## div_iter
module div_iter (
  input div_clk,
  input resetn,
  input div,
  input div_signed,
  input [31:0] x,
  input [31:0] y,
  output [31:0]s,
  output [31:0] r,
  output reg complete
  );
For scale: roughly 140 flip-flops, roughly 130 I/O pins.
Settings: LEC_CHECK=0, ABC_AREA=1, CAP_MARGIN=20, CORE_MARGIN=2, CORE_UTILIZATION=72, CTS_CLUSTER_DIAMETER=205, PLACE_DENSITY=0.81, SLEW_MARGIN=20; clock period 4.4 ns.
run.sh (not shown) runs the stock make flow with config.mk's settings and CLKGATE_MAP_FILE=.
The baseline passed the timing, design-rule and antenna checks.
Edit:
- ABC_AREA: 1 -> not set
- CORE_UTILIZATION: 72 -> 40
- CTS_CLUSTER_DIAMETER: 205 -> not set
- PLACE_DENSITY: 0.81 -> not set
- clock period: 4.4 -> 4.72 ns (I/O delays scaled with it)
The new run completed without violations.
Setup slack is worse by 150 ps.
Total power fell by 15%.
Sequential cell count does not change.
Global-route usage goes down by 16 points.
Hold slack gets better by 7.0 ps.
Final area falls by 7.2%.
Wire length goes down by 14%.
Combinational power went down by 27%.
Clock power fell by about 6%.


Setup of run A:
Starting RTL as in the previous note.
==> flow/design.v (excerpt) <==
module div_iter (
  input div_clk,
  input resetn,
  input div,
  input div_signed,
  input [31:0] x,
  input [31:0] y,
  output [31:0]s,
  output [31:0] r,
  output reg complete
  );
clock: 5.0 ns
lec_check: 0
cap_margin: 20
core_aspect_ratio: 1.38
core_margin: 7
core_utilization: 40
cts_cluster_diameter: 314
cts_cluster_size: 46
slew_margin: 20
tns_end_percent: 5
Having completed the whole flow, run A delivered a layout that passed the timing, design-rule and antenna checks.
Setup changes, run A to run B
Settings: a change of CORE_MARGIN from 7 to 2; a deleted CTS_CLUSTER_SIZE that had been 46; a deleted CORE_ASPECT_RATIO that had been 1.38; an added PLACE_DENSITY of 0.47; an added GPL_ROUTABILITY_DRIVEN of 0; a deleted CTS_CLUSTER_DIAMETER that had been 314; a deleted TNS_END_PERCENT that had been 5.
## What came out
- Met1 layer wirelength in the final routing (run B vs. run A) increases by more than 10%
- Run B and run A ended up with nearly the same clock skew.
- Diff run A -> run B | number of vias after detailed routing | down slightly
diff inputs: run B => run C
Settings: an added CTS_CLUSTER_SIZE of 36; a deleted GPL_ROUTABILITY_DRIVEN that had been 0; a deleted PLACE_DENSITY that had been 0.47; a change of CORE_UTILIZATION from 40 to 68; a change of the clock period (ns, I/O delays scaled along) from 5.0 to 4.13.
--- outcome ---
- Run B → run C: overall die area down 0.011 mm2; number of levels the H-tree was split into neither gained nor lost much; non-clock buffer count saw an increase.
- Taking run B as the reference, in run C routed wire length went up, sequential cell count of the final layout did not really move.
- Run C completed end to end; final checks failed (setup timing).
- For run B, the worst setup path startpoint was div_signed, unlike run C, where it was op_x[35].
- The final reports for run C and run B show maximum fanout along the worst path lower in the former.
Changes in run D relative to run C:
Settings: a change of CORE_UTILIZATION from 68 to 58; a deleted CTS_CLUSTER_SIZE that had been 36; a change of the clock period (ns, I/O delays scaled along) from 4.13 to 2.62.
==> results <==
- Going from run C to run D, the worst path buffer plus inverter count was found to have gone up by 3.
- Per the comparison of run D with run C, overall power after layout now larger; number of gates resized after cts now larger; part of the power in the clock network now smaller.
- [flow] run D | stages: complete | final checks: fail | reason: setup timing


run 4:
Starting RTL as in the previous note.
// div_iter
module div_iter (
  input div_clk,
  input resetn,
  input div,
  input div_signed,
  input [31:0] x,
  input [31:0] y,
  output [31:0]s,
  output [31:0] r,
  output reg complete
  );
Settings: LEC_CHECK=0, ABC_AREA=1, CAP_MARGIN=0, CELL_PAD_IN_SITES_GLOBAL_PLACEMENT=0, CORE_ASPECT_RATIO=1.23, CORE_MARGIN=2, CORE_UTILIZATION=67, CTS_CLUSTER_SIZE=80, GPL_ROUTABILITY_DRIVEN=0, GPL_TIMING_DRIVEN=1, HOLD_SLACK_MARGIN=0.29, PLACE_DENSITY_LB_ADDON=0.15, SLEW_MARGIN=20, TNS_END_PERCENT=40; clock period 3.48 ns.
Nothing crashed in run 4 and all stages finished; the problem is that the final layout failed, the offending checks being setup timing.
Edits applied to the flow inputs when going from run 4 to run 1:
Settings: swapping 0 for 20 in CAP_MARGIN; swapping 67 for 70 in CORE_UTILIZATION; swapping 3.48 for 4.49 in the clock period (ns, I/O delays scaled along).
Findings:
- Run 1: PASS, flow complete, no timing, DRC or antenna violations
- Final cycle utilization of the critical path ended up 12 points lower on run 1 than on run 4.
- First-iteration DRC count, run 1 vs run 4: down by more than a quarter
- Per the comparison of run 1 with run 4, met3 usage lost 1.3 points; sum of net half-perimeters after detailed placement lost 1.8%; post-CTS setup buffer count lost 1.
- Reported for run 4 and run 1, max-slew violation total from the final report turned out identical to the last digit.
- Between run 4 and run 1, layout clock buffer count is lower for run 4, run 1 comes in above that.
- The post-detailed-placement cell area number comes out higher for run 4 vs run 1.
- Cmp run 4 and run 1 / sequential fraction of design power / lower: run 4
- Relative to run 4, wire length has gone down in run 1.


Starting RTL as in the previous note.
make LEC_CHECK=0 ABC_AREA=1 CAP_MARGIN=20 CORE_MARGIN=2 CORE_UTILIZATION=72 CTS_CLUSTER_DIAMETER=373 CTS_CLUSTER_SIZE=95 PLACE_DENSITY=0.38 SETUP_SLACK_MARGIN=0.41 SLEW_MARGIN=20 TNS_END_PERCENT=5 finish   # period 1.71 ns
The baseline never finished: it broke off in detailed placement (3_5_place_dp).
==> next run, changes <==
==> flow/config.mk (replaced) <==
export PLATFORM = sky130hd
export DESIGN_NAME = div_iter
export DESIGN_NICKNAME = div_iter
export VERILOG_FILES = /design/flow/design.v
export SDC_FILE = /design/flow/constraint.sdc
export NUM_CORES = 4
export LEC_CHECK = 0
export CAP_MARGIN = 20
export CORE_MARGIN = 2
export CORE_UTILIZATION = 53
export SLEW_MARGIN = 20
==> flow/constraint.sdc (replaced) <==
create_clock -name core_clock -period 4.72 [get_ports {div_clk}]
set_input_delay 0.9440 -clock core_clock [delete_from_list [all_inputs] [get_ports {div_clk}]]
set_output_delay 0.9440 -clock core_clock [all_outputs]
set_load 0.01 [all_outputs]
With this change the flow finished clean.
Die size increases by about a fifth.
Area after synthesis decreases by roughly a tenth.
Synthesized cell count decreases by a quarter to a third.


## rev 12
div_iter again, from the RTL that the note above started with.
make LEC_CHECK=0 ABC_AREA=1 CAP_MARGIN=10 CELL_PAD_IN_SITES_DETAIL_PLACEMENT=2 CELL_PAD_IN_SITES_GLOBAL_PLACEMENT=1 CORE_MARGIN=2 CORE_UTILIZATION=40 CTS_CLUSTER_DIAMETER=338 GPL_ROUTABILITY_DRIVEN=0 PLACE_DENSITY_LB_ADDON=0.28 SLEW_MARGIN=20 TNS_END_PERCENT=75 finish   # period 2.95 ns
Rev 12: aborted in detailed placement (tool error)
Inputs modified between rev 12 and rev 13:
- PLACE_DENSITY_LB_ADDON removed (was 0.28)
- CELL_PAD_IN_SITES_DETAIL_PLACEMENT removed (was 2)
- TNS_END_PERCENT removed (was 75)
- CELL_PAD_IN_SITES_GLOBAL_PLACEMENT removed (was 1)
- CAP_MARGIN changed from 10 to 20
- ABC_AREA removed (was 1)
- CTS_CLUSTER_DIAMETER removed (was 338)
- CORE_UTILIZATION changed from 40 to 72
- PLACE_DENSITY newly set to 0.92
- GPL_ROUTABILITY_DRIVEN removed (was 0)
- the clock period (ns, I/O delays scaled along) changed from 2.95 to 4.4
==> comparison <==
- The flow for rev 13 finished, though final verification flagged negative setup slack.
- Synthesized netlist cell count was lower in rev 13 than in rev 12.
- Compared with rev 12, rev 13 shows a total die area that is 15000 um2 lower.
- Measured against each other, rev 12 and rev 13 differ in die boundary height, the lower figure coming from rev 13.


Starting RTL as in the previous note.
## div_iter
module div_iter (
  input div_clk,
  input resetn,
  input div,
  input div_signed,
  input [31:0] x,
  input [31:0] y,
  output [31:0]s,
  output [31:0] r,
  output reg complete
  );
Settings: LEC_CHECK=0, CAP_MARGIN=20, CORE_MARGIN=2, CORE_UTILIZATION=72, CTS_CLUSTER_SIZE=36, HOLD_SLACK_MARGIN=0.3, SLEW_MARGIN=20; clock period 4.13 ns.
The first run never finished: it broke off in 5_1_grt with GRT-0232.
Rerun with:
Settings changed: CAP_MARGIN 20 to 15, CTS_CLUSTER_SIZE 36 to 42, HOLD_SLACK_MARGIN 0.3 to default, SETUP_SLACK_MARGIN from default to 0.23.
Clock period 4.13 ns to 1.68 ns, I/O delays scaled along.
=>
- Now the flow aborted during 3_5_place_dp, error DPL-0038
- synthesized cell count does not change
- synthesized area stays the same
- die size is unchanged
Rerun with:
Settings changed: CAP_MARGIN 15 to 20, CORE_UTILIZATION 72 to 56, CTS_CLUSTER_SIZE 42 to default, SETUP_SLACK_MARGIN 0.23 to default.
Clock period 1.68 ns to 1.89 ns, I/O delays scaled along.
The changed run ended with an error in 5_1_grt.
Die size increases by 28%.
Area after synthesis stays the same.
Synthesized cell count does not change.
Rerun with:
Settings changed: CORE_UTILIZATION 56 to 40.
Clock period 1.89 ns to 5.0 ns, I/O delays scaled along.
After rerunning:
- The changed run completed without violations
- die size increases by 39%
- synthesized area stays the same
- synthesized cell count is unchanged
Rerun with:
Settings changed: CORE_ASPECT_RATIO from default to 0.5, CORE_MARGIN 2 to 7, CTS_CLUSTER_DIAMETER from default to 314, CTS_CLUSTER_SIZE from default to 46, PLACE_DENSITY_LB_ADDON from default to 0.02, SETUP_SLACK_MARGIN from default to -0.28, TNS_END_PERCENT from default to 5.
Via count climbs slightly.
Clock-buffer cell count drops by 3.
Worst setup slack got worse by 0.17 ns.
Core utilization climbs by 0.22 points.
Non-clock buffer count climbs by 12.
Maximum frequency drops by a few percent.
Global-route usage drops by 0.97 points.
Total power climbs slightly.
Die area climbs by roughly a tenth.
Cell area climbs slightly.
Final cell count climbs slightly.


Starting RTL as in the previous note.
make LEC_CHECK=0 ABC_AREA=0 CAP_MARGIN=20 CELL_PAD_IN_SITES_GLOBAL_PLACEMENT=0 CORE_ASPECT_RATIO=0.5 CORE_MARGIN=8 CORE_UTILIZATION=45 CTS_CLUSTER_DIAMETER=238 CTS_CLUSTER_SIZE=80 GPL_ROUTABILITY_DRIVEN=0 GPL_TIMING_DRIVEN=1 HOLD_SLACK_MARGIN=0.13 PLACE_DENSITY=0.39 SETUP_SLACK_MARGIN=0.12 SLEW_MARGIN=20 TNS_END_PERCENT=40 finish   # period 4.04 ns
The starting point went through all stages and came out clean.
Next try:
Settings changed: ABC_AREA 0 to 1, CORE_ASPECT_RATIO 0.5 to 1.23, CORE_MARGIN 8 to 2, CORE_UTILIZATION 45 to 72, CTS_CLUSTER_DIAMETER 238 to default, CTS_CLUSTER_SIZE 80 to 72, PLACE_DENSITY 0.39 to default, PLACE_DENSITY_LB_ADDON from default to 0.0, SETUP_SLACK_MARGIN 0.12 to 0.56.
Clock period 4.04 ns to 2.09 ns, I/O delays scaled along.
=> The changed run aborted during detailed placement (3_5_place_dp); die area shrinks by 39%; synthesized cell count grows by 42%; area after synthesis grows by 13%.
Next try:
Settings changed: ABC_AREA 1 to default, CELL_PAD_IN_SITES_GLOBAL_PLACEMENT 0 to default, CORE_ASPECT_RATIO 1.23 to default, CTS_CLUSTER_SIZE 72 to 36, GPL_ROUTABILITY_DRIVEN 0 to default, GPL_TIMING_DRIVEN 1 to default, HOLD_SLACK_MARGIN 0.13 to default, PLACE_DENSITY from default to 0.82, PLACE_DENSITY_LB_ADDON 0.0 to default, SETUP_SLACK_MARGIN 0.56 to default, TNS_END_PERCENT 40 to default.
Clock period 2.09 ns to 3.99 ns, I/O delays scaled along.
The changed run never finished: it broke off in global routing (5_1_grt) on DPL-0038.
Synthesized cell count is lower by about 30%.
Synthesized area is lower by about 11%.
Die area is lower by 11%.
Power figures rest on the tool's default switching activity, not on a simulated workload.
